--- flow/run.sh ---
#!/bin/bash
# the make line also repeats each setting of config.mk as NAME=value (left out here)
make -C /OpenROAD-flow-scripts/flow DESIGN_CONFIG=/design/flow/config.mk WORK_HOME=/design/flow/orfs CLKGATE_MAP_FILE= finish
--- flow/config.mk ---
export PLATFORM = sky130hd
export DESIGN_NAME = dma_controller
export DESIGN_NICKNAME = dma_controller
export VERILOG_FILES = /design/flow/design.v
export SDC_FILE = /design/flow/constraint.sdc
export NUM_CORES = 4
export LEC_CHECK = 0
export CAP_MARGIN = 20
export CORE_MARGIN = 2
export CORE_UTILIZATION = 66
export MAX_ROUTING_LAYER = met4
export SLEW_MARGIN = 20
--- flow/constraint.sdc ---
create_clock -name core_clock -period 3.24 [get_ports {clk}]
set_input_delay 0.6480 -clock core_clock [delete_from_list [all_inputs] [get_ports {clk}]]
set_output_delay 0.6480 -clock core_clock [all_outputs]
set_load 0.01 [all_outputs]
--- flow/design.v ---
module sync_fifo (
    input  wire        clk,
    input  wire        reset,
    input  wire        FIFO_WR_EN,
    input  wire        FIFO_RD_EN,
    input  wire [31:0] write_data,
    output reg  [31:0] read_data,
    output wire        FIFO_FULL,
    output wire        FIFO_EMPTY
);
    localparam DEPTH      = 16;
    localparam ADDR_WIDTH = 4;            
    localparam PTR_WIDTH  = ADDR_WIDTH + 1;  
    reg [31:0] mem [0:DEPTH-1];
    reg [PTR_WIDTH-1:0] wr_ptr;    
    reg [PTR_WIDTH-1:0] rd_ptr;
    wire [ADDR_WIDTH-1:0] wr_addr = wr_ptr[ADDR_WIDTH-1:0];
    wire [ADDR_WIDTH-1:0] rd_addr = rd_ptr[ADDR_WIDTH-1:0];
    assign FIFO_EMPTY = (wr_ptr == rd_ptr);
    assign FIFO_FULL =
        (wr_addr == rd_addr) && (wr_ptr[PTR_WIDTH-1] != rd_ptr[PTR_WIDTH-1]);
    always @(posedge clk or posedge reset) begin
        if (reset) begin
            wr_ptr <= 0;
        end else begin
            if (FIFO_WR_EN && !FIFO_FULL) begin
                mem[wr_addr] <= write_data;
                wr_ptr <= wr_ptr + 1;        
            end
        end
    end
    always @(posedge clk or posedge reset) begin
        if (reset) begin
            rd_ptr <= 0;
            read_data <= 0;
        end else begin
            if (FIFO_RD_EN && !FIFO_EMPTY) begin
                read_data <= mem[rd_addr];
                rd_ptr <= rd_ptr + 1;        
            end
        end
    end
endmodule
`timescale 1ns / 1ps
module dma_controller(
    input wire clk,
    input wire reset,
    input wire trigger,
    input wire [4:0] length,
    input wire [31:0] source_address,
    input wire [31:0] destination_add,
    input wire ARREADY,
    input wire [31:0] RDATA,
    input wire RVALID,
    input wire AWREADY,
    input wire WREADY,
    input wire BVALID,
    output reg done,
    output reg [31:0] ARADDR,
    output reg ARVALID,
    output reg RREADY,
    output reg [31:0] AWADDR,
    output reg AWVALID,
    output reg [31:0] WDATA,
    output reg WVALID,
    output reg BREADY
);
    localparam READ_IDLE = 2'b00;
    localparam READ_INIT = 2'b01;
    localparam READ_WAIT = 2'b10;
    localparam READ_DATA = 2'b11;
    localparam WRITE_IDLE = 3'b000;
    localparam WRITE_WAIT = 3'b001;
    localparam WRITE_DATA = 3'b010;
    localparam WRITE_AW_HANDSHAKE = 3'b011;
    localparam WRITE_W_HANDSHAKE = 3'b100;
    localparam WRITE_RESP = 3'b101;
    localparam WRITE_STALL = 3'b110;
    reg [1:0] read_state;
    reg [2:0] write_state;
    reg [4:0] read_count, write_count;
    reg [31:0] current_read_addr, current_write_addr;
    reg [2:0] xfer_words;    
    reg fifo_write_en, fifo_read_en;
    wire fifo_full, fifo_empty;
    wire [31:0] fifo_read_data;
    reg [31:0] fifo_write_data;
    wire read_done, write_done;
    sync_fifo fifo (
        .clk(clk),
        .reset(reset),
        .FIFO_RD_EN(fifo_read_en),
        .FIFO_WR_EN(fifo_write_en),
        .write_data(fifo_write_data),
        .read_data(fifo_read_data),
        .FIFO_FULL(fifo_full),
        .FIFO_EMPTY(fifo_empty)
    );
    assign read_done = (read_count == xfer_words) && !(xfer_words == 0);
    assign write_done = (write_count == xfer_words) && !(xfer_words == 0);
    always @(posedge clk or posedge reset) begin
        if (reset) begin
            done <= 0;
        end
        else if (read_state == READ_IDLE && trigger) begin
            done <= 0;
        end
        else begin
            done <= read_done && write_done;
        end
    end    
    always @(posedge clk or posedge reset) begin
        if (reset) begin
            read_state <= READ_IDLE;
            read_count <= 0;
            xfer_words <= 0;
            ARADDR <= 0;
            ARVALID <= 0;
            RREADY <= 1;
            fifo_write_en <= 0;
        end else begin
            case (read_state)
                READ_IDLE: begin
                    ARADDR <= 0;
                    ARVALID <= 0;
                    if (trigger) begin
                        read_count <= 0;
                        xfer_words <= length[4:2];
                        current_read_addr <= source_address;
                        read_state <= READ_INIT;
                    end    
                end
                READ_INIT: begin
                    fifo_write_en <= 0;
                    if (read_count == xfer_words) begin    
                        read_state <= READ_IDLE;
                    end
                    else if (!fifo_full) begin
                        ARADDR <= current_read_addr;
                        ARVALID <= 1;
                        read_state <= READ_WAIT;
                    end
                end
                READ_WAIT: begin
                    if (ARREADY && ARVALID) begin
                        ARVALID <= 0;
                        read_state <= READ_DATA;
                    end
                end
                READ_DATA: begin
                    if (RVALID && RREADY) begin
                        fifo_write_en <= 1;
                        fifo_write_data <= RDATA;
                        read_count <= read_count + 1;
                        current_read_addr <= current_read_addr + 4;                 
                        read_state <= READ_INIT;
                    end    
                end                      
                default: read_state <= READ_IDLE;
            endcase
        end
    end
    always @(posedge clk or posedge reset) begin
        if (reset) begin
            write_state <= WRITE_IDLE;
            write_count <= 0;
            AWADDR <= 32'b0;            
            WDATA <= 32'b0;            
            AWVALID <= 0;
            WVALID <= 0;
            BREADY <= 1;
            fifo_read_en <= 0;
        end 
        else begin
            case (write_state)
                WRITE_IDLE: begin
                    AWADDR <= 32'b0;
                    WDATA <= 32'b0;
                    AWVALID <= 0;
                    WVALID <= 0;
                    if(!fifo_empty) begin
                        write_count <= 0;
                        current_write_addr <= destination_add;
                        fifo_read_en <= 1;
                        write_state <= WRITE_WAIT;
                    end
                    else if (trigger && read_state == READ_IDLE) begin
                        write_count <= 0;
                    end
                end
                WRITE_WAIT: begin
                    fifo_read_en <= 0;
                    if (write_count == xfer_words) begin   
                        write_state <= WRITE_IDLE;
                    end    
                    else begin
                        write_state <= WRITE_DATA;
                    end
                end
                WRITE_DATA: begin
                        AWADDR <= current_write_addr;
                        AWVALID <= 1;
                        WDATA <= fifo_read_data;
                        WVALID <= 1;
                        write_state <= WRITE_AW_HANDSHAKE;
                end
                WRITE_AW_HANDSHAKE: begin
                    if(AWVALID && AWREADY) begin
                        AWVALID <= 0;
                        write_state <= WRITE_W_HANDSHAKE;
                    end
                end
                WRITE_W_HANDSHAKE: begin
                    if(WVALID && WREADY) begin
                        WVALID <= 0;
                        write_state <= WRITE_RESP;
                    end
                end
                WRITE_RESP: begin
                    if(BVALID && BREADY) begin
                        write_count <= write_count + 1;
                        current_write_addr <= current_write_addr + 4;
                        if (!fifo_empty) begin
                            fifo_read_en <= 1;
                            write_state <= WRITE_WAIT;
                        end
                        else begin
                            write_state <= WRITE_STALL;
                        end
                    end
                end
                WRITE_STALL: begin
                    if (write_count == xfer_words) begin
                        write_state <= WRITE_IDLE;
                    end
                    else if (!fifo_empty) begin
                        fifo_read_en <= 1;
                        write_state <= WRITE_WAIT;
                    end
                end
                default: write_state <= WRITE_WAIT;
            endcase 
        end
    end
endmodule  
==> results of run 1 <==
cell type report:
class,instances,area (µm²)
sequential,776,22500
fill,2722,9650
multi-input combinational,1299,8190
timing repair buffer,274,2840
clock buffer,99,2060
tap,607,759
clock inverter,43,489
inverter,24,93.8
antenna,1,2.50
stage by stage:
stage / TNS [ns] / power (mW)
floorplan: -223.91 / 17.5
global placement: 0 / 21.1
detailed placement: 0 / 21.3
CTS: 0 / 30.3
global route: 0 / 31.5
finish: 0 / 30.4
layer usage:
metal	wire length (µm)	vias up	global-route usage (%)
met5	0	-	-
met4	2500	0	11.6
met3	7880	182	7.26
li1	-	8945	-
met1	31800	10195	46.8
met2	37200	1137	50.0
==> summary.rpt, run 1 <==
FLOW METRICS REPORT
----------------------------------------------------
[Yosys]
  Main kind of combinational logic by area ........................ AND-OR/OR-AND gates
  Chip area estimate from yosys synthesis ........................ around 0.031 mm²
  Top area cells in the synthesized netlist ........................ edfxtp_1 (59%), dfrtp_1 (13%), nand2_1 (2.7%)
  Syn Area/Cell ........................ around 14 µm²
  Top cell types by occurrence after synthesis ........................ edfxtp_1 (608), nand2_1 (226), dfrtp_1 (166)
  Yosys aoi share ........................ between 10% and 20%
  Ys async rst share ........................ 21.6%
  Leading register cell type out of synthesis ........................ edfxtp_1
  Post-synthesis cell type with the largest combined area ........................ edfxtp_1
  Share of synthesized area occupied by flip-flops and latches ........................ 72.1%
  Portion of netlist area occupied by mux cells ........................ 2.12%
  Cell with the most instances after synthesis ........................ edfxtp_1
  Area fraction of the dominant cell type after synthesis ........................ 58.6%
  Fraction of the mapped netlist area in simple logic gates ........................ 9.17%
  Instance count of the mapped netlist ........................ ~2,200
  Distinct cells, synth ........................ 73
  Register bit total from synthesis ........................ between 700 and 800
  Cell area after technology mapping ........................ 0.0312 mm²
  Adder and majority gate portion of the synthesized area ........................ less than 1%
  Yosys Warn Count ........................ 3
  Number of enable flip-flop cells ........................ between 600 and 700
  Yosys stat cell total ........................ around 2,200
  Xor/xnor share ........................ about 2.2%

[Placement]
  # placed instances ........................ around 3,000
  Global placement routability congestion ........................ between 0.8 and 0.9
  Placed Instance Area ........................ between 0.03 and 0.04 mm²
  HPWL after DPL ........................ 45,200 µm
  Worst slack after detailed placement ........................ between 0.3 and 0.4 ns
  PortBufs ........................ 206

[Power and ir drop]
  Leakage power summed over all cells ........................ approximately 13 nW
  Clock Power ........................ about 9.0 mW
  Highest ir drop seen on vdd ........................ approximately 0.70 mV
  Clock power share ........................ a little under 30%
  Fraction of power spent switching nets ........................ roughly 32%
  Part of the power in registers ........................ between 40% and 50%
  Top contributor to total power ........................ registers
  Int Power ........................ 20.6 mW
  NetSw ........................ 9.78 mW
  Pwr dens ........................ roughly 820 mW/mm²
  Power in combinational cells ........................ between 8 and 9 mW
  Combinational power share ........................ between 20% and 30%
  Sequential cell power ........................ approximately 12 mW

[Job]
  Number of max-cap violations ........................ 0
  Number of warnings the tools reported ........................ 37

[STA]
  Transition time of the tightest slew-check pin ........................ 0.853 ns
  Final count of pins violating max slew ........................ 0
  Number of endpoints with negative hold slack in the final report ........................ 0
  Worst hold slack ........................ approximately 0.46 ns
  Setup repair after global routing missed its margin ........................ no
  Worst slew margin ........................ approximately 43%
  Worst clock skew ........................ 0.0221 ns
  Final period demand of the worst path ........................ approximately 2.9 ns
  Top achievable clock speed ........................ about 340 MHz
  Final period util ........................ 89.5%
  Setup Viol. Count Final ........................ 0
  Minimum setup slack in the final design ........................ between 0.3 and 0.4 ns

[Die]
  Site row count ........................ between 70 and 80
  Top-level port count ........................ 211
  Die Outline Area ........................ a little under 0.05 mm²
  Die Wd ........................ 221 µm
  Core Footprint ........................ between 0.04 and 0.05 mm²
  Core Util at FP ........................ 66.9%
  Floorplan die height ........................ roughly 220 µm

[Setup path]
  Setup slack of the worst register-to-register path ........................ about 0.34 ns
  Largest stage delay, worst path ........................ 0.60 ns
  Cell Chain, Critical Path ........................ inv_1 > ha_2 > buf_12 > and3_1 > nand2_1 > o221ai_1 > a2111oi_0 > a211oi_1
  Crit path kind ........................ reg -> reg
  Number of buffer and inverter stages on the critical path ........................ 2
  Number of cells on the worst reg-to-reg path ........................ 8
  CP max FO ........................ 39
  CP max-delay cell ........................ a2111oi_0
  Endpoint of the most critical register-to-register path ........................ fifo.read_data[6]
  CP endpoint kind ........................ register
  Category of cells accounting for the largest share of critical-path delay ........................ AND-OR/OR-AND gates
  Startpoint Class ........................ register
  Worst EP required ........................ roughly 3.7 ns
  Launching element of the worst setup path ........................ fifo.rd_ptr[0]
  Data arrival time of the critical path ........................ between 3 and 4 ns
  Critical Path Stages ........................ 8
  Timing endpoint of the critical path ........................ fifo.read_data[6]
  Critical register-to-register path startpoint ........................ fifo.rd_ptr[0]

[Routing]
  Number of search-and-repair iterations in the first detailed-routing pass ........................ 7
  Routed vias/inst ........................ 6.55
  Overall via count from detail_route ........................ a little over 20,000
  Remaining design rule violation count ........................ 0
  Routed length per instance ........................ around 25 µm
  1st-iter DRT viols ........................ 2,524
  Wire length after detailed routing ........................ between 70,000 and 80,000 µm
  Remaining antenna violation count after routing ........................ 0

[Clocking]
  Clock tree from TritonCTS ........................ yes
  Clock sinks ........................ approximately 780
  Clock buffer count from CTS ........................ 77
  Post CTS Setup Buffer Count ........................ 0
  Clock transition at the registers of the reported paths ........................ around 0.06 ns
  Buffer depth of the longest clock path ........................ 3
  Count of hold-fix buffers inserted at cts ........................ 0
  Resized cells post-CTS ........................ 0
  H-tree level count ........................ 3
  Clock root buffer ........................ clkbuf_16
  Worst-Skew Late Latency ........................ 0.63 ns

[Final layout]
  Post-layout net count ........................ ~2,600
  Synthesis-to-layout area growth ........................ 18.4%
  Final non-filler cell total ........................ around 3,100
  Final core utilization ........................ between 70 and 80%
  Final instance area ........................ about 0.037 mm²

[Global routing]
  Number of antenna violations at the first check in global routing ........................ 0
  Via count of the first global-routing pass ........................ just over 20,000
  Total global routing track utilization ........................ 33.6%
  Leftover overflow at the end of global routing ........................ 0
  Pin count of the biggest net entering global routing ........................ 95
  Global-route wire length before repair ........................ 121,000 µm

[Worst hold path]
  Hold Path Origin ........................ current_write_addr[0]
  Worst Hold Class ........................ reg -> reg
  Hold Path End ........................ AWADDR[0]
  Hold-critical path depth ........................ 2

[Status]
  Result of the run ........................ no timing/DRC/antenna violations

----------------------------------------------------
==> inputs of run 2 (changes only) <==
Settings changed: CORE_UTILIZATION 66 to 40, MAX_ROUTING_LAYER met4 to unset.
Clock period 3.24 ns to 4.0 ns, I/O delays scaled along.
==> summary.rpt, run 2 <==
FLOW METRICS REPORT
----------------------------------------------------
[Status]
  Result of the run ........................ no timing/DRC/antenna violations

[Routing]
  Remaining antenna violation count after routing ........................ 0
  Routed vias/inst ........................ 5.65
  1st-iter DRT viols ........................ about 1,900
  Wire length after detailed routing ........................ between 80,000 and 90,000 µm
  Remaining design rule violation count ........................ 0
  Number of search-and-repair iterations in the first detailed-routing pass ........................ 5
  Routed length per instance ........................ approximately 23 µm
  Overall via count from detail_route ........................ 20,107

[Worst hold path]
  Hold Path Origin ........................ current_read_addr[0]
  Hold Path End ........................ ARADDR[0]
  Worst Hold Class ........................ reg -> reg
  Hold-critical path depth ........................ 2

[Global routing]
  Leftover overflow at the end of global routing ........................ 0
  Pin count of the biggest net entering global routing ........................ 117
  Grt met2 use ........................ 32.8%
  GR Util met3 ........................ around 4.6%
  Global route hottest layer ........................ met2
  Via count of the first global-routing pass ........................ 20,073
  Global-route wire length before repair ........................ around 130,000 µm
  Global-route met1 utilization ........................ around 28%
  Number of antenna violations at the first check in global routing ........................ 1
  Total global routing track utilization ........................ 20.6%

[Setup path]
  Number of cells on the worst reg-to-reg path ........................ 6
  Number of buffer and inverter stages on the critical path ........................ 1
  Category of cells accounting for the largest share of critical-path delay ........................ simple AND/OR/NAND/NOR gates
  Worst EP required ........................ 4.32 ns
  Critical register-to-register path startpoint ........................ fifo.rd_ptr[2]
  Data arrival time of the critical path ........................ ~3.2 ns
  CP max-delay cell ........................ nor2_4
  Largest stage delay, worst path ........................ just under 0.6 ns
  CP endpoint kind ........................ register
  CP max FO ........................ 21
  Cell Chain, Critical Path ........................ xnor2_1 > and4_1 > a21boi_2 > nand2_1 > nor2_4 > buf_12
  Crit path kind ........................ reg -> reg
  Endpoint of the most critical register-to-register path ........................ fifo.mem[5][11]
  Startpoint Class ........................ register
  Launching element of the worst setup path ........................ fifo.rd_ptr[2]
  Setup slack of the worst register-to-register path ........................ between 1 and 1.5 ns
  Critical Path Stages ........................ 6
  Timing endpoint of the critical path ........................ fifo.mem[5][11]

[Clocking]
  Resized cells post-CTS ........................ 0
  Buffer depth of the longest clock path ........................ 3
  Post CTS Setup Buffer Count ........................ 0
  H-tree level count ........................ 3
  Clock buffer count from CTS ........................ 83
  Clock sinks ........................ 776
  Clock transition at the registers of the reported paths ........................ approximately 0.06 ns
  Count of hold-fix buffers inserted at cts ........................ 0
  Clock root buffer ........................ clkbuf_16
  Worst-Skew Late Latency ........................ 0.65 ns
  Clock tree from TritonCTS ........................ yes

[Final layout]
  Post-layout net count ........................ approximately 2,600
  Register area ........................ 0.0225 mm²
  Number of fillers in the final layout ........................ around 6,700
  Final core utilization ........................ between 40% and 50%
  Synthesis-to-layout area growth ........................ 20.0%
  Comb gate area ........................ about 0.008 mm²

[Power and ir drop]
  Int Power ........................ 16.7 mW
  Leakage power summed over all cells ........................ 12.7 nW
  Part of the power in registers ........................ approximately two fifths
  NetSw ........................ roughly 8 mW
  Sequential cell power ........................ approximately 10 mW
  Power in combinational cells ........................ roughly 7 mW
  Pwr dens ........................ 659 mW/mm²
  Highest ir drop seen on vdd ........................ between 0.6 and 0.7 mV
  Fraction of power spent switching nets ........................ between 30% and 40%
  Clock Power ........................ between 7 and 8 mW
  Combinational power share ........................ 28.8%
  Clock power share ........................ 30.6%
  Top contributor to total power ........................ registers

[Placement]
  PortBufs ........................ 206
  HPWL after DPL ........................ between 40,000 and 50,000 µm
  Global placement routability congestion ........................ ~0.82

[Die]
  Floorplan die height ........................ ~280 µm
  Top-level port count ........................ 211
  Die Outline Area ........................ between 0.08 and 0.09 mm²
  Die Wd ........................ ~280 µm
  Site row count ........................ roughly 100
  Core Util at FP ........................ between 40% and 50%
  Core Footprint ........................ 0.0773 mm²

[Yosys]
  Yosys stat cell total ........................ roughly 2,200
  Main kind of combinational logic by area ........................ AND-OR/OR-AND gates
  Yosys Warn Count ........................ 3
  Area fraction of the dominant cell type after synthesis ........................ slightly below 60%
  Yosys aoi share ........................ a little under an eighth
  Chip area estimate from yosys synthesis ........................ just over 0.03 mm²
  Distinct cells, synth ........................ about 73
  Syn Area/Cell ........................ approximately 14 µm²
  Leading register cell type out of synthesis ........................ edfxtp_1
  Register bit total from synthesis ........................ ~780
  Top cell types by occurrence after synthesis ........................ edfxtp_1 (608), nand2_1 (226), dfrtp_1 (166)
  Top area cells in the synthesized netlist ........................ edfxtp_1 (59%), dfrtp_1 (13%), nand2_1 (2.7%)
  Share of synthesized area occupied by flip-flops and latches ........................ around 72%
  Ys async rst share ........................ between 20% and 30%
  Post-synthesis cell type with the largest combined area ........................ edfxtp_1
  Instance count of the mapped netlist ........................ roughly 2,200
  Portion of netlist area occupied by mux cells ........................ approximately 2.1%
  Cell with the most instances after synthesis ........................ edfxtp_1
  Fraction of the mapped netlist area in simple logic gates ........................ 9.17%
  Adder and majority gate portion of the synthesized area ........................ 0.482%
  Cell area after technology mapping ........................ about 0.031 mm²
  Number of enable flip-flop cells ........................ 608
  Xor/xnor share ........................ under 10%

[STA]
  Final count of pins violating max slew ........................ 0
  Top achievable clock speed ........................ 350 MHz
  Transition time of the tightest slew-check pin ........................ between 1 and 1.5 ns
  Worst clock skew ........................ around 0.050 ns
  Worst hold slack ........................ roughly 0.46 ns
  Final period util ........................ 71.5%
  Final period demand of the worst path ........................ between 2 and 3 ns
  Setup repair after global routing missed its margin ........................ no
  Number of endpoints with negative hold slack in the final report ........................ 0
  Setup Viol. Count Final ........................ 0
  Worst slew margin ........................ about a quarter

[Job]
  Number of max-cap violations ........................ 0
  Number of warnings the tools reported ........................ around 41

----------------------------------------------------
## run 2: routing by layer
metal	share of wire, %	vias to the layer above	routed length (µm)
met3	8.4	123	6990
li1	-	8971	-
met5	0	-	0
met1	43	10161	35500
met4	2.2	0	1800
met2	47	852	39100
## run 2: final cells by class
cell class	instances	area share (%)
antenna	1	0.00669
clock buffer	112	6.09
clock inverter	41	1.08
inverter	24	0.251
multi-input combinational	1299	21.9
sequential	776	60.1
tap	1040	3.48
timing repair buffer	267	7.11
## run 2: metrics by stage
| stage | area [µm²] | worst slack (ns) | power, mW | TNS (ns) | std cells |
|---|---|---|---|---|---|
| after floorplan | 31200 | -0.627 | 14.2 | -109.61 | 2246 |
| after global placement | 34700 | 0.730 | 17.1 | 0 | 3406 |
| after detailed placement | 34700 | 0.698 | 17.2 | 0 | 3406 |
| after CTS | 37400 | 1.08 | 24.8 | 0 | 3559 |
| after global routing | 37400 | 0.920 | 25.8 | 0 | 3559 |
| final | 37400 | 1.14 | 24.7 | 0 | 3560 |
==> inputs of run 3 (changes only) <==
Settings changed: CAP_MARGIN 20 to 10, CORE_UTILIZATION 40 to 66, CTS_CLUSTER_SIZE set to 36, SETUP_SLACK_MARGIN set to 0.09, SLEW_MARGIN 20 to 30.
Clock period 4.0 ns to 1.61 ns, I/O delays scaled along.
==> summary.rpt, run 3 <==
FLOW METRICS REPORT
----------------------------------------------------
[Setup path]
  Setup slack of the worst register-to-register path ........................ -1.37 ns
  Data arrival time of the critical path ........................ around 3.5 ns
  Cell Chain, Critical Path ........................ inv_4 > ha_4 > buf_12 > nor2b_2 > buf_6 > buf_4 > a2bb2oi_1 > a21oi_1 > o32ai_2 > o21ai_1
  Category of cells accounting for the largest share of critical-path delay ........................ AND-OR/OR-AND gates
  Launching element of the worst setup path ........................ fifo.rd_ptr[0]
  Timing endpoint of the critical path ........................ fifo.read_data[12]
  CP max FO ........................ 8
  Crit path kind ........................ reg -> reg
  Critical register-to-register path startpoint ........................ fifo.rd_ptr[0]
  Number of buffer and inverter stages on the critical path ........................ 4
  CP endpoint kind ........................ register
  CP max-delay cell ........................ a21oi_1
  Endpoint of the most critical register-to-register path ........................ fifo.read_data[12]
  Number of cells on the worst reg-to-reg path ........................ 10
  Worst EP required ........................ 2.16 ns
  Largest stage delay, worst path ........................ 0.65 ns
  Startpoint Class ........................ register
  Critical Path Stages ........................ 10

[Placement]
  Global placement routability congestion ........................ 0.898
  Worst slack after detailed placement ........................ -0.934 ns
  Placed Instance Area ........................ ~0.037 mm²
  PortBufs ........................ roughly 200
  HPWL after DPL ........................ 53,800 µm

[Die]
  Die Outline Area ........................ 0.0490 mm²
  Top-level port count ........................ 211
  Floorplan die height ........................ about 220 µm
  Die Wd ........................ 221 µm
  Site row count ........................ ~79
  Core Footprint ........................ ~0.047 mm²
  Core Util at FP ........................ between 60% and 70%

[Power and ir drop]
  Part of the power in registers ........................ about a third
  NetSw ........................ 26.8 mW
  Fraction of power spent switching nets ........................ a little under two fifths
  Power in combinational cells ........................ around 30 mW
  Combinational power share ........................ between 40% and 50%
  Int Power ........................ 46.1 mW
  Leakage power summed over all cells ........................ about 15 nW
  Sequential cell power ........................ 25.1 mW
  Pwr dens ........................ between 1500 and 2000 mW/mm²
  Top contributor to total power ........................ combinational cells
  Clock Power ........................ between 15 and 20 mW
  Highest ir drop seen on vdd ........................ about 1.6 mV
  Clock power share ........................ between 20% and 30%

[STA]
  Worst clock skew ........................ around 0.046 ns
  Final period demand of the worst path ........................ 2.98 ns
  Worst slew margin ........................ 36.0%
  Worst hold slack ........................ ~0.22 ns
  Final period util ........................ 185%
  Setup Viol. Count Final ........................ just under 800
  Transition time of the tightest slew-check pin ........................ around 0.96 ns
  Number of endpoints with negative hold slack in the final report ........................ 0
  Final count of pins violating max slew ........................ 0
  Top achievable clock speed ........................ 336 MHz
  Setup repair after global routing missed its margin ........................ yes
  Minimum setup slack in the final design ........................ -1.37 ns

[Yosys]
  Distinct cells, synth ........................ ~73
  Syn Area/Cell ........................ around 14 µm²
  Main kind of combinational logic by area ........................ AND-OR/OR-AND gates
  Yosys stat cell total ........................ about 2,200
  Adder and majority gate portion of the synthesized area ........................ less than 1%
  Yosys Warn Count ........................ 3
  Top cell types by occurrence after synthesis ........................ edfxtp_1 (608), nand2_1 (226), dfrtp_1 (166)
  Cell area after technology mapping ........................ between 0.03 and 0.04 mm²
  Area fraction of the dominant cell type after synthesis ........................ about three fifths
  Share of synthesized area occupied by flip-flops and latches ........................ 72.1%
  Portion of netlist area occupied by mux cells ........................ approximately 2.1%
  Top area cells in the synthesized netlist ........................ edfxtp_1 (59%), dfrtp_1 (13%), nand2_1 (2.7%)
  Instance count of the mapped netlist ........................ approximately 2,200
  Chip area estimate from yosys synthesis ........................ 0.0312 mm²
  Cell with the most instances after synthesis ........................ edfxtp_1
  Post-synthesis cell type with the largest combined area ........................ edfxtp_1
  Number of enable flip-flop cells ........................ 608
  Fraction of the mapped netlist area in simple logic gates ........................ 9.17%
  Ys async rst share ........................ between 20 and 25%
  Yosys aoi share ........................ a little under an eighth
  Leading register cell type out of synthesis ........................ edfxtp_1
  Xor/xnor share ........................ around 2.2%
  Register bit total from synthesis ........................ 776

[Final layout]
  Register area ........................ about 0.022 mm²
  Comb gate area ........................ approximately 0.0094 mm²
  Synthesis-to-layout area growth ........................ 34.8%
  Number of fillers in the final layout ........................ about 1,700
  Final instance area ........................ between 0.04 and 0.05 mm²
  Post-layout net count ........................ between 2,000 and 3,000

[Routing]
  Wire length after detailed routing ........................ around 120,000 µm
  Routed length per instance ........................ around 34 µm
  Number of search-and-repair iterations in the first detailed-routing pass ........................ 10
  Remaining design rule violation count ........................ 0
  Remaining antenna violation count after routing ........................ 0
  Overall via count from detail_route ........................ roughly 25,000
  Routed vias/inst ........................ approximately 7.3
  1st-iter DRT viols ........................ approximately 4,800

[Clocking]
  Clock buffer count from CTS ........................ ~75
  Clock tree from TritonCTS ........................ yes
  Buffer depth of the longest clock path ........................ 3
  Clock sinks ........................ 776
  Clock root buffer ........................ clkbuf_16
  Worst-Skew Late Latency ........................ 0.66 ns
  Clock transition at the registers of the reported paths ........................ roughly 0.07 ns
  H-tree level count ........................ 3

[Worst hold path]
  Hold Path Origin ........................ RDATA[4]
  Hold-critical path depth ........................ 1
  Hold Path End ........................ fifo_write_data[4]
  Worst Hold Class ........................ in -> reg

[Status]
  Result of the run ........................ complete, but fails checks
  Violated checks ........................ setup timing

[Job]
  Number of max-cap violations ........................ 0
  Number of warnings the tools reported ........................ 43

[Global routing]
  Global-route wire length before repair ........................ between 100,000 and 150,000 µm
  Leftover overflow at the end of global routing ........................ 0
  Pin count of the biggest net entering global routing ........................ approximately 110
  Number of antenna violations at the first check in global routing ........................ 3
  Total global routing track utilization ........................ 39.7%
  Via count of the first global-routing pass ........................ between 20,000 and 25,000

----------------------------------------------------
[run 3: area by class of cell]
class / instances / area share (%)
clock buffer: 110 / 5.15
multi-input combinational: 1300 / 22.3
clock inverter: 27 / 0.503
sequential: 776 / 53.5
inverter: 24 / 0.229
timing repair buffer: 608 / 16.5
tap: 607 / 1.81
antenna: 1 / 0.00596
[run 3: layer usage]
layer / wire [µm] / share of wire, % / track usage, %
met5: 39 / 0.033 / 0
met4: 10400 / 8.7 / 20.9
met3: 19600 / 17 / 10.4
met2: 51300 / 43 / 60.7
met1: 37200 / 31 / 53.0
[run 3: what timing repair did]
action	4_1_cts	5_1_grt
endpoints found under the setup margin	867	813
setup buffers	43	27
gates cloned	14	27
hold buffers	0	0
resized	172	135
pin swaps	46	74
[run 3: stage by stage]
step	setup TNS, ns	total power [mW]	instances	util (%)
finish	-415.97	72.9	3453	90.2
global route	-438.51	73.6	3452	90.2
CTS	-303.32	66.5	3400	86.9
detailed placement	-331.97	45.9	3207	78.6
global placement	-310.44	45.2	3207	78.5
floorplan	-908.54	35.7	2246	-
==> inputs of run 4 (changes only) <==
Settings changed: CAP_MARGIN 10 to 20, CORE_UTILIZATION 66 to 72, CTS_CLUSTER_DIAMETER set to 367, CTS_CLUSTER_SIZE 36 to 15, SETUP_SLACK_MARGIN 0.09 to -0.16, SLEW_MARGIN 30 to 20.
Clock period 1.61 ns to 1.63 ns, I/O delays scaled along.
==> summary.rpt, run 4 <==
FLOW METRICS REPORT
----------------------------------------------------
[Status]
  Result of the run ........................ complete, but fails checks
  Violated checks ........................ setup timing

[Global routing]
  Pin count of the biggest net entering global routing ........................ 106
  Number of antenna violations at the first check in global routing ........................ 7
  Leftover overflow at the end of global routing ........................ 0
  Total global routing track utilization ........................ between 40% and 50%
  Global-route wire length before repair ........................ roughly 160,000 µm
  Via count of the first global-routing pass ........................ 24,759
  Global route hottest layer ........................ met2
  Grt met2 use ........................ between 70% and 80%
  Global-route met1 utilization ........................ slightly above 60%
  GR Util met3 ........................ 19.1%

[Final layout]
  Final non-filler cell total ........................ between 3,000 and 4,000
  Final core utilization ........................ 96.1%
  Post-layout net count ........................ between 2,000 and 3,000
  Synthesis-to-layout area growth ........................ 32.2%

[Placement]
  Worst slack after detailed placement ........................ -0.864 ns
  PortBufs ........................ roughly 200
  HPWL after DPL ........................ approximately 56,000 µm
  # placed instances ........................ 3,180
  Global placement routability congestion ........................ between 0.9 and 1

[Routing]
  Number of search-and-repair iterations in the first detailed-routing pass ........................ 23
  Wire length after detailed routing ........................ 146,000 µm
  Routed vias/inst ........................ 8.56
  Overall via count from detail_route ........................ ~29,000
  1st-iter DRT viols ........................ 8,146
  Routed length per instance ........................ 43.1 µm
  Remaining design rule violation count ........................ 0
  Remaining antenna violation count after routing ........................ 0

[Die]
  Core Footprint ........................ about 0.043 mm²
  Floorplan die height ........................ about 210 µm
  Top-level port count ........................ between 200 and 250
  Core Util at FP ........................ between 70 and 80%
  Die Wd ........................ ~210 µm
  Site row count ........................ ~76
  Die Outline Area ........................ between 0.04 and 0.05 mm²

[Power and ir drop]
  Pwr dens ........................ 1800 mW/mm²
  Top contributor to total power ........................ combinational cells
  Leakage power summed over all cells ........................ roughly 15 nW
  NetSw ........................ about 30 mW
  Clock Power ........................ roughly 15 mW
  Combinational power share ........................ between 40% and 50%
  Part of the power in registers ........................ roughly 34%
  Power in combinational cells ........................ ~34 mW
  Int Power ........................ around 44 mW
  Sequential cell power ........................ roughly 25 mW
  Clock power share ........................ 20.0%
  Fraction of power spent switching nets ........................ 41.3%
  Highest ir drop seen on vdd ........................ between 1.5 and 2 mV

[Worst hold path]
  Hold-critical path depth ........................ 1
  Hold Path End ........................ fifo_write_data[24]
  Hold Path Origin ........................ RDATA[24]
  Worst Hold Class ........................ in -> reg

[Clocking]
  Count of hold-fix buffers inserted at cts ........................ 0
  Worst-Skew Late Latency ........................ approximately 0.7 ns
  Clock tree from TritonCTS ........................ yes
  Clock root buffer ........................ clkbuf_16
  H-tree level count ........................ 2
  Clock buffer count from CTS ........................ roughly 57
  Clock transition at the registers of the reported paths ........................ approximately 0.10 ns
  Buffer depth of the longest clock path ........................ 3
  Clock sinks ........................ about 780

[Setup path]
  Cell Chain, Critical Path ........................ inv_4 > ha_4 > buf_6 > buf_4 > buf_4 > a221oi_1 > nor3_1 > o22ai_2 > o21ai_1
  Number of cells on the worst reg-to-reg path ........................ 9
  Category of cells accounting for the largest share of critical-path delay ........................ simple AND/OR/NAND/NOR gates
  Launching element of the worst setup path ........................ fifo.rd_ptr[1]
  Endpoint of the most critical register-to-register path ........................ fifo.read_data[3]
  Largest stage delay, worst path ........................ 0.87 ns
  Number of buffer and inverter stages on the critical path ........................ 4
  CP endpoint kind ........................ register
  Startpoint Class ........................ register
  CP max FO ........................ 15
  CP max-delay cell ........................ nor3_1
  Critical Path Stages ........................ 9
  Worst EP required ........................ roughly 2.2 ns
  Timing endpoint of the critical path ........................ fifo.read_data[3]
  Data arrival time of the critical path ........................ roughly 3.5 ns
  Critical register-to-register path startpoint ........................ fifo.rd_ptr[1]
  Cell mode on critical path ........................ buf_4
  Crit path kind ........................ reg -> reg
  Setup slack of the worst register-to-register path ........................ -1.33 ns

[Yosys]
  Post-synthesis cell type with the largest combined area ........................ edfxtp_1
  Adder and majority gate portion of the synthesized area ........................ less than 1%
  Syn Area/Cell ........................ ~14 µm²
  Register bit total from synthesis ........................ slightly below 800
  Main kind of combinational logic by area ........................ AND-OR/OR-AND gates
  Yosys Warn Count ........................ 3
  Portion of netlist area occupied by mux cells ........................ 2.12%
  Distinct cells, synth ........................ ~73
  Xor/xnor share ........................ approximately 2.2%
  Top area cells in the synthesized netlist ........................ edfxtp_1 (59%), dfrtp_1 (13%), nand2_1 (2.7%)
  Yosys stat cell total ........................ ~2,200
  Cell area after technology mapping ........................ between 0.03 and 0.04 mm²
  Number of enable flip-flop cells ........................ slightly above 600
  Cell with the most instances after synthesis ........................ edfxtp_1
  Yosys aoi share ........................ roughly an eighth
  Share of synthesized area occupied by flip-flops and latches ........................ a little over 70%
  Fraction of the mapped netlist area in simple logic gates ........................ a little under a tenth
  Instance count of the mapped netlist ........................ approximately 2,200
  Area fraction of the dominant cell type after synthesis ........................ between 50% and 60%
  Leading register cell type out of synthesis ........................ edfxtp_1
  Ys async rst share ........................ roughly 22%
  Top cell types by occurrence after synthesis ........................ edfxtp_1 (608), nand2_1 (226), dfrtp_1 (166)
  Chip area estimate from yosys synthesis ........................ between 0.03 and 0.04 mm²

[STA]
  Setup Viol. Count Final ........................ between 800 and 900
  Final count of pins violating max slew ........................ 0
  Final TNS setup ........................ -475.10 ns
  Final period demand of the worst path ........................ 2.96 ns
  Final period util ........................ 181%
  Transition time of the tightest slew-check pin ........................ around 1.1 ns
  Top achievable clock speed ........................ between 300 and 400 MHz
  Number of endpoints with negative hold slack in the final report ........................ 0
  Worst slew margin ........................ between 20% and 30%
  Minimum setup slack in the final design ........................ -1.33 ns
  Worst clock skew ........................ 0.0511 ns
  Setup repair after global routing missed its margin ........................ yes
  Worst hold slack ........................ 0.196 ns

[Job]
  Number of max-cap violations ........................ 0
  Number of warnings the tools reported ........................ about 43

----------------------------------------------------
## run 4: final cells by class
cell class | count | area (µm²)
Timing Repair Buffer | 594 | 6600
Fill cell | 772 | 1670
Clock inverter | 3 | 66.3
Multi-Input combinational cell | 1302 | 9600
Clock buffer | 102 | 1620
Antenna cell | 5 | 12.5
Inverter | 24 | 101
Sequential cell | 776 | 22500
Tap cell | 585 | 732
## run 4: layer usage
| layer | wire (µm) | part of all wire, % |
|---|---|---|
| met4 | 19400 | 13 |
| met1 | 39300 | 27 |
| met2 | 57300 | 39 |
| met3 | 29500 | 20 |
| met5 | 433 | 0.30 |
## run 4: stage by stage
step / area (µm²) / power [mW]
final: 41200 / 74.2
after global routing: 41200 / 73.4
after CTS: 39700 / 62.6
after detailed placement: 36600 / 45.4
after global placement: 36600 / 44.3
after floorplan: 31500 / 35.3
## run 4: repair_timing
| action | CTS | global route |
|---|---|---|
| pin swaps | 48 | 78 |
| setup endpoints to repair | 733 | 754 |
| gates cloned | 10 | 19 |
| endpoints found under the hold margin | 0 | 0 |
| setup buffers | 47 | 37 |
| gates resized | 183 | 194 |
==> inputs of run 5 (changes only) <==
Settings changed: CAP_MARGIN 20 to 10, CTS_CLUSTER_DIAMETER 367 to unset, CTS_CLUSTER_SIZE 15 to 36, SETUP_SLACK_MARGIN -0.16 to unset.
Clock period 1.63 ns to 2.56 ns, I/O delays scaled along.
==> summary.rpt, run 5 <==
FLOW METRICS REPORT
----------------------------------------------------
[Status]
  Result of the run ........................ no timing/DRC/antenna violations

[Yosys]
  Adder and majority gate portion of the synthesized area ........................ 0.482%
  Instance count of the mapped netlist ........................ between 2,000 and 2,500
  Register bit total from synthesis ........................ 776
  Fraction of the mapped netlist area in simple logic gates ........................ a little under a tenth
  Ys async rst share ........................ between 20 and 25%
  Yosys aoi share ........................ 11.7%
  Post-synthesis cell type with the largest combined area ........................ edfxtp_1
  Number of enable flip-flop cells ........................ slightly above 600
  Chip area estimate from yosys synthesis ........................ roughly 0.031 mm²
  Syn Area/Cell ........................ 13.9 µm²
  Cell area after technology mapping ........................ 0.0312 mm²
  Top area cells in the synthesized netlist ........................ edfxtp_1 (59%), dfrtp_1 (13%), nand2_1 (2.7%)
  Distinct cells, synth ........................ 73
  Yosys Warn Count ........................ 3
  Area fraction of the dominant cell type after synthesis ........................ about three fifths
  Top cell types by occurrence after synthesis ........................ edfxtp_1 (608), nand2_1 (226), dfrtp_1 (166)
  Main kind of combinational logic by area ........................ AND-OR/OR-AND gates
  Yosys stat cell total ........................ between 2,000 and 2,500
  Cell with the most instances after synthesis ........................ edfxtp_1
  Share of synthesized area occupied by flip-flops and latches ........................ between 70 and 80%
  Portion of netlist area occupied by mux cells ........................ under 10%
  Xor/xnor share ........................ between 2 and 2.5%
  Leading register cell type out of synthesis ........................ edfxtp_1

[Routing]
  1st-iter DRT viols ........................ about 3,200
  Overall via count from detail_route ........................ 21,391
  Remaining antenna violation count after routing ........................ 0
  Wire length after detailed routing ........................ approximately 84,000 µm
  Number of search-and-repair iterations in the first detailed-routing pass ........................ 7
  Routed vias/inst ........................ slightly below 7
  Remaining design rule violation count ........................ 0
  Routed length per instance ........................ roughly 27 µm

[Setup path]
  Critical register-to-register path startpoint ........................ fifo.rd_ptr[0]
  Data arrival time of the critical path ........................ a little over 3 ns
  Endpoint of the most critical register-to-register path ........................ fifo.read_data[23]
  Largest stage delay, worst path ........................ 0.43 ns
  Setup slack of the worst register-to-register path ........................ between 0.08 and 0.09 ns
  Number of buffer and inverter stages on the critical path ........................ 3
  CP endpoint kind ........................ register
  Crit path kind ........................ reg -> reg
  Critical Path Stages ........................ 9
  Startpoint Class ........................ register
  CP max FO ........................ 34
  Category of cells accounting for the largest share of critical-path delay ........................ buffers and inverters
  Timing endpoint of the critical path ........................ fifo.read_data[23]
  Cell Chain, Critical Path ........................ inv_1 > ha_2 > buf_4 > nand2b_1 > buf_4 > o21ai_0 > a21oi_1 > nand3_1 > a22o_1
  Worst EP required ........................ between 3 and 4 ns
  Launching element of the worst setup path ........................ fifo.rd_ptr[0]
  Cell mode on critical path ........................ buf_4
  Number of cells on the worst reg-to-reg path ........................ 9
  CP max-delay cell ........................ buf_4

[Power and ir drop]
  Highest ir drop seen on vdd ........................ around 0.70 mV
  NetSw ........................ 12.8 mW
  Clock Power ........................ around 11 mW
  Power in combinational cells ........................ 12.4 mW
  Clock power share ........................ between 20% and 30%
  Int Power ........................ ~26 mW
  Top contributor to total power ........................ registers
  Overall power consumption ........................ just under 40 mW
  Leakage power summed over all cells ........................ about 13 nW
  Sequential cell power ........................ ~16 mW
  Fraction of power spent switching nets ........................ 32.9%
  Combinational power share ........................ between 30% and 40%
  Part of the power in registers ........................ 40.2%
  Pwr dens ........................ 1050 mW/mm²

[STA]
  Final period util ........................ 96.8%
  Worst hold slack ........................ between 0.4 and 0.5 ns
  Number of endpoints with negative hold slack in the final report ........................ 0
  Worst clock skew ........................ roughly 0.025 ns
  Final period demand of the worst path ........................ between 2 and 2.5 ns
  Top achievable clock speed ........................ just over 400 MHz
  Final count of pins violating max slew ........................ 0
  Final TNS setup ........................ 0 ns
  Setup Viol. Count Final ........................ 0
  Minimum setup slack in the final design ........................ ~0.083 ns
  Transition time of the tightest slew-check pin ........................ roughly 1.0 ns
  Setup repair after global routing missed its margin ........................ no
  Worst slew margin ........................ between 30% and 40%

[Global routing]
  Via count of the first global-routing pass ........................ between 20,000 and 25,000
  Leftover overflow at the end of global routing ........................ 0
  Number of antenna violations at the first check in global routing ........................ 0
  Global-route wire length before repair ........................ around 130,000 µm
  Pin count of the biggest net entering global routing ........................ 85
  Total global routing track utilization ........................ a little under two fifths

[Clocking]
  Clock root buffer ........................ clkbuf_16
  H-tree level count ........................ 3
  Post CTS Setup Buffer Count ........................ 0
  Clock sinks ........................ 776
  Buffer depth of the longest clock path ........................ 3
  Clock buffer count from CTS ........................ between 70 and 80
  Clock tree from TritonCTS ........................ yes
  Clock transition at the registers of the reported paths ........................ 0.06 ns
  Worst-Skew Late Latency ........................ slightly above 0.6 ns

[Die]
  Floorplan die height ........................ approximately 210 µm
  Site row count ........................ 76
  Core Footprint ........................ 0.0429 mm²
  Core Util at FP ........................ just over 70%
  Top-level port count ........................ ~210
  Die Wd ........................ 212 µm
  Die Outline Area ........................ approximately 0.045 mm²

[Final layout]
  Comb gate area ........................ between 0.008 and 0.009 mm²
  Synthesis-to-layout area growth ........................ 19.6%
  Post-layout net count ........................ 2,617
  Final instance area ........................ 0.0373 mm²
  Register area ........................ around 0.022 mm²
  Final core utilization ........................ 86.9%
  Final non-filler cell total ........................ 3,145
  Number of fillers in the final layout ........................ 1,894

[Job]
  Number of warnings the tools reported ........................ 37
  Number of max-cap violations ........................ 0

[Placement]
  # placed instances ........................ 3,004
  Global placement routability congestion ........................ ~0.86
  Worst slack after detailed placement ........................ between 0.05 and 0.06 ns
  Placed Instance Area ........................ about 0.035 mm²
  PortBufs ........................ a little over 200
  HPWL after DPL ........................ ~48,000 µm

[Worst hold path]
  Worst Hold Class ........................ in -> async

----------------------------------------------------
## run 5: repair_timing
item,CTS,global route
gates resized,1,2
hold buffers,0,0
pin swaps,0,0
gates cloned,0,0
endpoints found under the hold margin,0,0
setup endpoints to repair,1,85
## run 5: final cells by class
type	instances	area share [%]
Clock inverter	34	0.933
Tap cell	585	1.96
Timing Repair Buffer	320	8.98
Inverter	24	0.252
Multi-Input combinational cell	1299	22.0
Antenna cell	3	0.0201
Sequential cell	776	60.3
Clock buffer	104	5.52
## run 5: layer usage
layer	vias to the layer above	GRT usage, %	share of wire, %	wire length, µm
li1	9050	-	-	-
met1	10462	52.5	36	30600
met2	1623	59.8	48	39900
met3	256	8.82	12	10200
met4	0	15.2	3.6	3040
met5	-	0	0	0
==> inputs of run 6 (changes only) <==
Settings changed: CAP_MARGIN 10 to 20, CORE_MARGIN 2 to 10, CORE_UTILIZATION 72 to 15, CTS_CLUSTER_SIZE 36 to unset, HOLD_SLACK_MARGIN set to -0.01, MAX_ROUTING_LAYER set to met4, PLACE_DENSITY_LB_ADDON set to 0.12, TNS_END_PERCENT set to 70.
Clock period 2.56 ns to 4.0 ns, I/O delays scaled along.
==> summary.rpt, run 6 <==
FLOW METRICS REPORT
----------------------------------------------------
[Final layout]
  Final non-filler cell total ........................ around 5,300
  Post-layout net count ........................ about 2,600
  Synthesis-to-layout area growth ........................ 28.7%

[Power and ir drop]
  Fraction of power spent switching nets ........................ 34.0%
  Highest ir drop seen on vdd ........................ roughly 0.42 mV
  Int Power ........................ 17.6 mW
  Top contributor to total power ........................ registers
  Sequential cell power ........................ about 10 mW
  Pwr dens ........................ ~660 mW/mm²
  Clock power share ........................ 32.5%
  Power in combinational cells ........................ 7.88 mW
  NetSw ........................ 9.06 mW
  Part of the power in registers ........................ 38.0%
  Clock Power ........................ about 8.7 mW
  Leakage power summed over all cells ........................ approximately 13 nW
  Overall power consumption ........................ between 20 and 30 mW
  Combinational power share ........................ 29.5%

[Yosys]
  Share of synthesized area occupied by flip-flops and latches ........................ slightly above 70%
  Number of enable flip-flop cells ........................ 608
  Register bit total from synthesis ........................ between 700 and 800
  Syn Area/Cell ........................ approximately 14 µm²
  Cell area after technology mapping ........................ ~0.031 mm²
  Portion of netlist area occupied by mux cells ........................ 2.12%
  Cell with the most instances after synthesis ........................ edfxtp_1
  Top area cells in the synthesized netlist ........................ edfxtp_1 (59%), dfrtp_1 (13%), nand2_1 (2.7%)
  Leading register cell type out of synthesis ........................ edfxtp_1
  Adder and majority gate portion of the synthesized area ........................ less than 1%
  Instance count of the mapped netlist ........................ about 2,200
  Fraction of the mapped netlist area in simple logic gates ........................ under 10%
  Top cell types by occurrence after synthesis ........................ edfxtp_1 (608), nand2_1 (226), dfrtp_1 (166)
  Main kind of combinational logic by area ........................ AND-OR/OR-AND gates
  Xor/xnor share ........................ between 2 and 2.5%
  Yosys aoi share ........................ between 10% and 20%
  Ys async rst share ........................ a little over a fifth
  Area fraction of the dominant cell type after synthesis ........................ 58.6%
  Chip area estimate from yosys synthesis ........................ a little over 0.03 mm²
  Yosys Warn Count ........................ 3
  Post-synthesis cell type with the largest combined area ........................ edfxtp_1
  Yosys stat cell total ........................ ~2,200
  Distinct cells, synth ........................ ~73

[STA]
  Setup Viol. Count Final ........................ 0
  Worst clock skew ........................ about 0.030 ns
  Transition time of the tightest slew-check pin ........................ about 1.1 ns
  Top achievable clock speed ........................ ~320 MHz
  Number of endpoints with negative hold slack in the final report ........................ 0
  Worst slew margin ........................ a little over a quarter
  Final period demand of the worst path ........................ approximately 3.1 ns
  Final count of pins violating max slew ........................ 0
  Minimum setup slack in the final design ........................ 0.871 ns
  Worst hold slack ........................ 0.457 ns
  Setup repair after global routing missed its margin ........................ no
  Final period util ........................ between 70% and 80%

[Clocking]
  Clock root buffer ........................ clkbuf_16
  Clock tree from TritonCTS ........................ yes
  Clock sinks ........................ 776
  H-tree level count ........................ 3
  Buffer depth of the longest clock path ........................ 3
  Clock transition at the registers of the reported paths ........................ approximately 0.06 ns
  Count of hold-fix buffers inserted at cts ........................ 0
  Worst-Skew Late Latency ........................ ~0.70 ns
  Post CTS Setup Buffer Count ........................ 0
  Resized cells post-CTS ........................ 0
  Clock buffer count from CTS ........................ 94

[Global routing]
  Grt met2 use ........................ roughly 15%
  Global route hottest layer ........................ met2
  GR Util met3 ........................ 2.02%
  Pin count of the biggest net entering global routing ........................ 145
  Number of antenna violations at the first check in global routing ........................ 11
  Total global routing track utilization ........................ between 10% and 20%
  Leftover overflow at the end of global routing ........................ 0
  Global-route wire length before repair ........................ approximately 160,000 µm
  Global-route met1 utilization ........................ roughly 14%
  Via count of the first global-routing pass ........................ approximately 21,000

[Job]
  Number of warnings the tools reported ........................ 38
  Number of max-cap violations ........................ 0

[Setup path]
  Data arrival time of the critical path ........................ 3.47 ns
  Crit path kind ........................ reg -> reg
  Cell Chain, Critical Path ........................ xnor2_1 > and4_1 > a21boi_2 > nand2_1 > buf_4 > nor2_4 > buf_4
  CP max-delay cell ........................ nor2_4
  Critical Path Stages ........................ 7
  Setup slack of the worst register-to-register path ........................ a little under 0.9 ns
  CP max FO ........................ 18
  Number of buffer and inverter stages on the critical path ........................ 2
  Startpoint Class ........................ register
  Largest stage delay, worst path ........................ 0.63 ns
  Launching element of the worst setup path ........................ fifo.rd_ptr[2]
  Endpoint of the most critical register-to-register path ........................ fifo.mem[15][23]
  CP endpoint kind ........................ register
  Cell mode on critical path ........................ buf_4
  Worst EP required ........................ between 4 and 5 ns
  Number of cells on the worst reg-to-reg path ........................ 7
  Critical register-to-register path startpoint ........................ fifo.rd_ptr[2]
  Timing endpoint of the critical path ........................ fifo.mem[15][23]
  Category of cells accounting for the largest share of critical-path delay ........................ simple AND/OR/NAND/NOR gates

[Routing]
  Wire length after detailed routing ........................ between 100,000 and 150,000 µm
  Remaining antenna violation count after routing ........................ 0
  Remaining design rule violation count ........................ 0
  Routed length per instance ........................ approximately 22 µm
  Routed vias/inst ........................ 3.78
  Number of search-and-repair iterations in the first detailed-routing pass ........................ 5
  1st-iter DRT viols ........................ roughly 1,500
  Overall via count from detail_route ........................ ~20,000

[Status]
  Result of the run ........................ no timing/DRC/antenna violations

[Die]
  Floorplan die height ........................ between 400 and 500 µm
  Core Util at FP ........................ 15.1%
  Core Footprint ........................ 0.207 mm²
  Site row count ........................ roughly 170
  Die Wd ........................ 476 µm
  Top-level port count ........................ about 210
  Die Outline Area ........................ approximately 0.23 mm²

[Placement]
  # placed instances ........................ 5,092
  Worst slack after detailed placement ........................ approximately 0.7 ns
  HPWL after DPL ........................ roughly 72,000 µm
  PortBufs ........................ 206
  Global placement routability congestion ........................ 0.718

[Worst hold path]
  Hold Path End ........................ AWADDR[0]
  Worst Hold Class ........................ reg -> reg
  Hold-critical path depth ........................ 2
  Hold Path Origin ........................ current_write_addr[0]

----------------------------------------------------
run 6: area by class of cell:
type / instances / area [µm²]
inverter: 24 / 93.8
antenna: 7 / 17.5
clock buffer: 129 / 2650
clock inverter: 47 / 445
multi-input combinational: 1299 / 8210
timing repair buffer: 289 / 2850
tap: 2704 / 3380
fill: 22229 / 167000
sequential: 776 / 22500
run 6: stage by stage:
step           setup TNS (ns)  utilization [%]  area [µm²]
3_5_place_dp                0             17.9       37000
3_3_place_gp                0             17.9       37000
2_1_floorplan         -109.61                -       31200
4_1_cts                     0             19.4       40100
6_report                    0             19.4       40100
5_1_grt                     0             19.4       40100
run 6: layer usage:
layer / part of all wire [%] / up-vias
met5: 0 / -
met4: 2.0 / 0
met3: 5.2 / 138
met2: 44 / 467
met1: 49 / 10229
li1: - / 9082
==> inputs of run 7 (changes only) <==
Settings changed: CAP_MARGIN 20 to 10, CORE_MARGIN 10 to 2, CORE_UTILIZATION 15 to 72, CTS_CLUSTER_SIZE set to 25, HOLD_SLACK_MARGIN -0.01 to unset, MAX_ROUTING_LAYER met4 to unset, PLACE_DENSITY_LB_ADDON 0.12 to unset, SETUP_SLACK_MARGIN set to 0.56, TNS_END_PERCENT 70 to unset.
Clock period 4.0 ns to 2.25 ns, I/O delays scaled along.
==> summary.rpt, run 7 <==
FLOW METRICS REPORT
----------------------------------------------------
[Power and ir drop]
  Combinational power share ........................ between 40% and 50%
  Top contributor to total power ........................ combinational cells
  Part of the power in registers ........................ 33.4%
  Fraction of power spent switching nets ........................ 38.9%
  Highest ir drop seen on vdd ........................ about 1.2 mV
  Clock Power ........................ approximately 14 mW
  Int Power ........................ about 33 mW
  Sequential cell power ........................ between 15 and 20 mW
  Power in combinational cells ........................ 22.2 mW
  NetSw ........................ ~21 mW
  Pwr dens ........................ 1330 mW/mm²
  Clock power share ........................ 25.9%
  Leakage power summed over all cells ........................ between 10 and 15 nW

[Routing]
  Number of search-and-repair iterations in the first detailed-routing pass ........................ 15
  Routed vias/inst ........................ about 8.2
  1st-iter DRT viols ........................ around 6,800
  Remaining antenna violation count after routing ........................ 0
  Remaining design rule violation count ........................ 0
  Wire length after detailed routing ........................ 136,000 µm
  Routed length per instance ........................ around 40 µm
  Overall via count from detail_route ........................ roughly 27,000

[STA]
  Setup Viol. Count Final ........................ 599
  Final count of pins violating max slew ........................ 0
  Worst clock skew ........................ roughly 0.046 ns
  Worst slew margin ........................ between 20 and 30%
  Worst hold slack ........................ 0.378 ns
  Final period demand of the worst path ........................ 3.00 ns
  Final period util ........................ 134%
  Setup repair after global routing missed its margin ........................ yes
  Top achievable clock speed ........................ roughly 330 MHz
  Minimum setup slack in the final design ........................ -0.754 ns
  Transition time of the tightest slew-check pin ........................ 1.10 ns
  Number of endpoints with negative hold slack in the final report ........................ 0

[Die]
  Floorplan die height ........................ about 210 µm
  Site row count ........................ 76
  Die Wd ........................ around 210 µm
  Core Footprint ........................ approximately 0.043 mm²
  Die Outline Area ........................ about 0.045 mm²
  Core Util at FP ........................ around 73%
  Top-level port count ........................ 211

[Clocking]
  H-tree level count ........................ 3
  Clock transition at the registers of the reported paths ........................ roughly 0.080 ns
  Count of hold-fix buffers inserted at cts ........................ 0
  Clock tree from TritonCTS ........................ yes
  Worst-Skew Late Latency ........................ ~0.66 ns
  Clock sinks ........................ a little under 800
  Clock buffer count from CTS ........................ approximately 75
  Buffer depth of the longest clock path ........................ 3
  Clock root buffer ........................ clkbuf_16

[Setup path]
  Number of buffer and inverter stages on the critical path ........................ 3
  Category of cells accounting for the largest share of critical-path delay ........................ simple AND/OR/NAND/NOR gates
  CP max-delay cell ........................ a22o_1
  Cell mode on critical path ........................ buf_6
  Data arrival time of the critical path ........................ 3.48 ns
  Launching element of the worst setup path ........................ fifo.rd_ptr[1]
  Setup slack of the worst register-to-register path ........................ -0.75 ns
  Critical Path Stages ........................ 9
  Startpoint Class ........................ register
  Timing endpoint of the critical path ........................ fifo.read_data[0]
  Critical register-to-register path startpoint ........................ fifo.rd_ptr[1]
  Largest stage delay, worst path ........................ roughly 0.58 ns
  CP max FO ........................ 7
  Worst EP required ........................ between 2 and 3 ns
  Crit path kind ........................ reg -> reg
  CP endpoint kind ........................ register
  Cell Chain, Critical Path ........................ buf_6 > ha_4 > or3_4 > buf_4 > nor3_4 > buf_6 > a31oi_1 > nand3_1 > a22o_1
  Number of cells on the worst reg-to-reg path ........................ 9
  Endpoint of the most critical register-to-register path ........................ fifo.read_data[0]

[Yosys]
  Ys async rst share ........................ 21.6%
  Cell with the most instances after synthesis ........................ edfxtp_1
  Xor/xnor share ........................ 2.19%
  Post-synthesis cell type with the largest combined area ........................ edfxtp_1
  Share of synthesized area occupied by flip-flops and latches ........................ roughly 72%
  Main kind of combinational logic by area ........................ AND-OR/OR-AND gates
  Leading register cell type out of synthesis ........................ edfxtp_1
  Portion of netlist area occupied by mux cells ........................ under 10%
  Register bit total from synthesis ........................ roughly 780
  Area fraction of the dominant cell type after synthesis ........................ between 50 and 60%
  Yosys Warn Count ........................ 3
  Top cell types by occurrence after synthesis ........................ edfxtp_1 (608), nand2_1 (226), dfrtp_1 (166)
  Syn Area/Cell ........................ roughly 14 µm²
  Instance count of the mapped netlist ........................ ~2,200
  Chip area estimate from yosys synthesis ........................ just over 0.03 mm²
  Cell area after technology mapping ........................ slightly above 0.03 mm²
  Yosys stat cell total ........................ ~2,200
  Yosys aoi share ........................ between 10% and 20%
  Adder and majority gate portion of the synthesized area ........................ less than 1%
  Top area cells in the synthesized netlist ........................ edfxtp_1 (59%), dfrtp_1 (13%), nand2_1 (2.7%)
  Distinct cells, synth ........................ around 73
  Number of enable flip-flop cells ........................ roughly 600
  Fraction of the mapped netlist area in simple logic gates ........................ under 10%

[Worst hold path]
  Hold-critical path depth ........................ 1
  Hold Path Origin ........................ RDATA[24]
  Hold Path End ........................ fifo_write_data[24]
  Worst Hold Class ........................ in -> reg

[Global routing]
  Pin count of the biggest net entering global routing ........................ 67
  Via count of the first global-routing pass ........................ 23,020
  Leftover overflow at the end of global routing ........................ 0
  Number of antenna violations at the first check in global routing ........................ 8
  Global-route wire length before repair ........................ 145,000 µm
  Total global routing track utilization ........................ approximately 44%

[Job]
  Number of max-cap violations ........................ 0
  Number of warnings the tools reported ........................ 39

[Final layout]
  Final instance area ........................ a little over 0.04 mm²
  Final core utilization ........................ between 90% and 100%
  Post-layout net count ........................ 2,778
  Synthesis-to-layout area growth ........................ 31.5%

[Placement]
  Global placement routability congestion ........................ roughly 0.87
  Placed Instance Area ........................ ~0.035 mm²
  PortBufs ........................ slightly above 200
  Worst slack after detailed placement ........................ -0.117 ns
  HPWL after DPL ........................ just under 50,000 µm

[Status]
  Result of the run ........................ complete, but fails checks
  Violated checks ........................ setup timing

----------------------------------------------------
[run 7: repair_timing]
item                                    CTS  global route
buffers inserted                         29            57
cloned                                   10            28
gates resized                            84           217
pin swaps                                30            90
endpoints found under the hold margin     0             0
endpoints found under the setup margin  766           818
[run 7: cell type report]
class | count | area [µm²]
clock buffers | 96 | 2030
multi-input cells | 1299 | 9310
well taps | 585 | 732
repair buffers | 481 | 5780
clock inverters | 41 | 522
fillers | 860 | 1920
inverters | 24 | 101
flip-flops and latches | 776 | 22500
diodes | 6 | 15.0
[run 7: metal layers]
layer,vias up,track usage (%),part of all wire [%]
li1,9372,-,-
met1,12515,56.8,28
met2,3902,69.0,41
met3,1386,12.9,19
met4,18,24.9,12
met5,-,0.222,0.35
[run 7: stage by stage]
| step | power [mW] | cells | setup TNS (ns) |
|---|---|---|---|
| detailed placement | 31.8 | 3041 | -8.80 |
| global route | 54.2 | 3302 | -40.40 |
| floorplan | 25.5 | 2246 | -460.00 |
| finish | 54.5 | 3308 | -57.35 |
| CTS | 47.0 | 3217 | 0 |
| global placement | 31.3 | 3041 | -3.67 |
==> inputs of run 8 (changes only) <==
Settings changed: ABC_AREA set to 1, CAP_MARGIN 10 to 20, CELL_PAD_IN_SITES_GLOBAL_PLACEMENT set to 0, CORE_ASPECT_RATIO set to 1.78, CORE_MARGIN 2 to 8, CORE_UTILIZATION 72 to 28, CTS_CLUSTER_SIZE 25 to unset, GPL_ROUTABILITY_DRIVEN set to 1, MAX_ROUTING_LAYER set to met5, MIN_ROUTING_LAYER set to met2, PLACE_DENSITY_LB_ADDON set to 0.15, SETUP_SLACK_MARGIN 0.56 to unset, SLEW_MARGIN 20 to 0, TNS_END_PERCENT set to 100.
Clock period 2.25 ns to 1.69 ns, I/O delays scaled along.
==> summary.rpt, run 8 <==
FLOW METRICS REPORT
----------------------------------------------------
[Yosys]
  Main kind of combinational logic by area ........................ simple AND/OR/NAND/NOR gates
  Cell with the most instances after synthesis ........................ nand2_1
  Yosys stat cell total ........................ about 3,300
  Yosys aoi share ........................ between 1 and 1.5%
  Leading register cell type out of synthesis ........................ edfxtp_1
  Portion of netlist area occupied by mux cells ........................ 0%
  Fraction of the mapped netlist area in simple logic gates ........................ approximately 24%
  Distinct cells, synth ........................ 33
  Area fraction of the dominant cell type after synthesis ........................ 54.8%
  Syn Area/Cell ........................ slightly above 10 µm²
  Yosys Warn Count ........................ 3
  Cell area after technology mapping ........................ roughly 0.033 mm²
  Top cell types by occurrence after synthesis ........................ nand2_1 (857), edfxtp_1 (608), nor2_1 (492)
  Instance count of the mapped netlist ........................ 3,314
  Ys async rst share ........................ a little over a fifth
  Number of enable flip-flop cells ........................ about 610
  Register bit total from synthesis ........................ 776
  Xor/xnor share ........................ less than 1%
  Chip area estimate from yosys synthesis ........................ 0.0333 mm²
  Top area cells in the synthesized netlist ........................ edfxtp_1 (55%), dfrtp_1 (12%), nand2_1 (9.7%)
  Share of synthesized area occupied by flip-flops and latches ........................ between 60% and 70%
  Post-synthesis cell type with the largest combined area ........................ edfxtp_1
  Adder and majority gate portion of the synthesized area ........................ less than 1%

[Setup path]
  CP max-delay cell ........................ dfrtp_2
  Number of buffer and inverter stages on the critical path ........................ 4
  Critical register-to-register path startpoint ........................ fifo.rd_ptr[1]
  Crit path kind ........................ reg -> reg
  Cell mode on critical path ........................ nand2_1
  Number of cells on the worst reg-to-reg path ........................ 13
  Setup slack of the worst register-to-register path ........................ -0.36 ns
  CP endpoint kind ........................ register
  Startpoint Class ........................ register
  Data arrival time of the critical path ........................ ~2.6 ns
  Timing endpoint of the critical path ........................ fifo.read_data[21]
  Largest stage delay, worst path ........................ ~0.45 ns
  Worst EP required ........................ between 2 and 2.5 ns
  Critical Path Stages ........................ 13
  Launching element of the worst setup path ........................ fifo.rd_ptr[1]
  Cell Chain, Critical Path ........................ buf_6 > ha_4 > buf_6 > nand3_4 > buf_4 > clkbuf_16 > nor2_1 > nor2_1 > nand2_1 > nor2_1 > nand2_1 > nand2_1 > nand2_1
  CP max FO ........................ 7
  Endpoint of the most critical register-to-register path ........................ fifo.read_data[21]
  Category of cells accounting for the largest share of critical-path delay ........................ simple AND/OR/NAND/NOR gates

[Die]
  Site row count ........................ roughly 170
  Die Outline Area ........................ between 0.1 and 0.15 mm²
  Floorplan die height ........................ 476 µm
  Die Wd ........................ approximately 270 µm
  Core Util at FP ........................ approximately 28%
  Top-level port count ........................ 211
  Core Footprint ........................ between 0.1 and 0.15 mm²

[STA]
  Transition time of the tightest slew-check pin ........................ between 0.8 and 0.9 ns
  Worst slew margin ........................ between 40 and 50%
  Setup Viol. Count Final ........................ roughly 640
  Worst hold slack ........................ about 0.21 ns
  Final period util ........................ 121%
  Minimum setup slack in the final design ........................ -0.361 ns
  Final count of pins violating max slew ........................ 0
  Top achievable clock speed ........................ 488 MHz
  Worst clock skew ........................ around 0.029 ns
  Number of endpoints with negative hold slack in the final report ........................ 0
  Setup repair after global routing missed its margin ........................ yes
  Final period demand of the worst path ........................ between 2 and 2.5 ns

[Worst hold path]
  Hold Path End ........................ fifo_write_data[1]
  Hold-critical path depth ........................ 1
  Worst Hold Class ........................ in -> reg
  Hold Path Origin ........................ RDATA[1]

[Power and ir drop]
  Pwr dens ........................ around 1500 mW/mm²
  Sequential cell power ........................ 24.6 mW
  Part of the power in registers ........................ a little over a third
  Top contributor to total power ........................ combinational cells
  Clock power share ........................ between 20% and 30%
  Clock Power ........................ about 18 mW
  Power in combinational cells ........................ about 27 mW
  Highest ir drop seen on vdd ........................ 0.836 mV
  Int Power ........................ roughly 43 mW
  Combinational power share ........................ 38.8%
  Fraction of power spent switching nets ........................ 37.3%
  Leakage power summed over all cells ........................ about 19 nW
  NetSw ........................ between 20 and 30 mW

[Job]
  Number of warnings the tools reported ........................ 37
  Number of max-cap violations ........................ 0

[Clocking]
  H-tree level count ........................ 3
  Buffer depth of the longest clock path ........................ 3
  Clock sinks ........................ 776
  Clock root buffer ........................ clkbuf_16
  Count of hold-fix buffers inserted at cts ........................ 0
  Clock transition at the registers of the reported paths ........................ ~0.070 ns
  Clock buffer count from CTS ........................ approximately 74
  Worst-Skew Late Latency ........................ 0.68 ns
  Clock tree from TritonCTS ........................ yes

[Final layout]
  Final instance area ........................ 0.0453 mm²
  Final core utilization ........................ a little under two fifths
  Final non-filler cell total ........................ 5,493
  Number of fillers in the final layout ........................ ~12,000
  Post-layout net count ........................ about 4,000
  Synthesis-to-layout area growth ........................ 36.1%

[Placement]
  PortBufs ........................ between 200 and 250
  Global placement routability congestion ........................ ~0.9
  HPWL after DPL ........................ slightly above 80,000 µm
  Placed Instance Area ........................ slightly above 0.04 mm²
  # placed instances ........................ about 5,200

[Routing]
  Number of search-and-repair iterations in the first detailed-routing pass ........................ 50
  Wire length after detailed routing ........................ around 130,000 µm
  Remaining antenna violation count after routing ........................ 0
  Routed vias/inst ........................ 6.40
  1st-iter DRT viols ........................ about 6,900
  Overall via count from detail_route ........................ ~35,000
  Remaining design rule violation count ........................ 4
  Routed length per instance ........................ between 20 and 25 µm

[Global routing]
  Via count of the first global-routing pass ........................ ~38,000
  Total global routing track utilization ........................ about 30%
  Pin count of the biggest net entering global routing ........................ approximately 80
  Leftover overflow at the end of global routing ........................ 0
  Global-route wire length before repair ........................ 186,000 µm
  Number of antenna violations at the first check in global routing ........................ 0

[Status]
  Violated checks ........................ DRC, setup timing
  Result of the run ........................ complete, but fails checks

----------------------------------------------------
## run 8: final cells by class
class / count / area [µm²] / area share, %
Sequential cell: 776 / 22500 / 49.6
Inverter: 350 / 1340 / 2.94
Timing Repair Buffer: 642 / 7530 / 16.6
Multi-Input combinational cell: 2042 / 9620 / 21.2
Clock buffer: 105 / 2120 / 4.68
Tap cell: 1539 / 1930 / 4.25
Clock inverter: 31 / 314 / 0.693
Antenna cell: 8 / 20.0 / 0.0442
## run 8: repair_timing
action,4_1_cts,5_1_grt
pin swaps,30,73
setup buffers,71,26
gates resized,393,130
cloned,29,7
endpoints found under the setup margin,740,683
## run 8: stage by stage
stage	power, mW	setup WS (ns)	setup TNS [ns]
2_1_floorplan	35.1	-2.50	-1355.29
3_3_place_gp	46.9	-0.621	-237.28
3_5_place_dp	47.0	-0.602	-218.85
4_1_cts	66.7	-0.312	-105.79
5_1_grt	72.3	-0.449	-195.32
6_report	69.0	-0.361	-138.67
## run 8: metal layers
layer | track usage (%) | vias up | share of wire, %
li1 | - | 12069 | -
met4 | 5.89 | 12 | 9.3
met1 | - | 12276 | 0
met3 | 35.2 | 986 | 37
met5 | 3.65 | - | 0.23
met2 | 39.1 | 9803 | 53
Power and IR drop assume default switching activity.
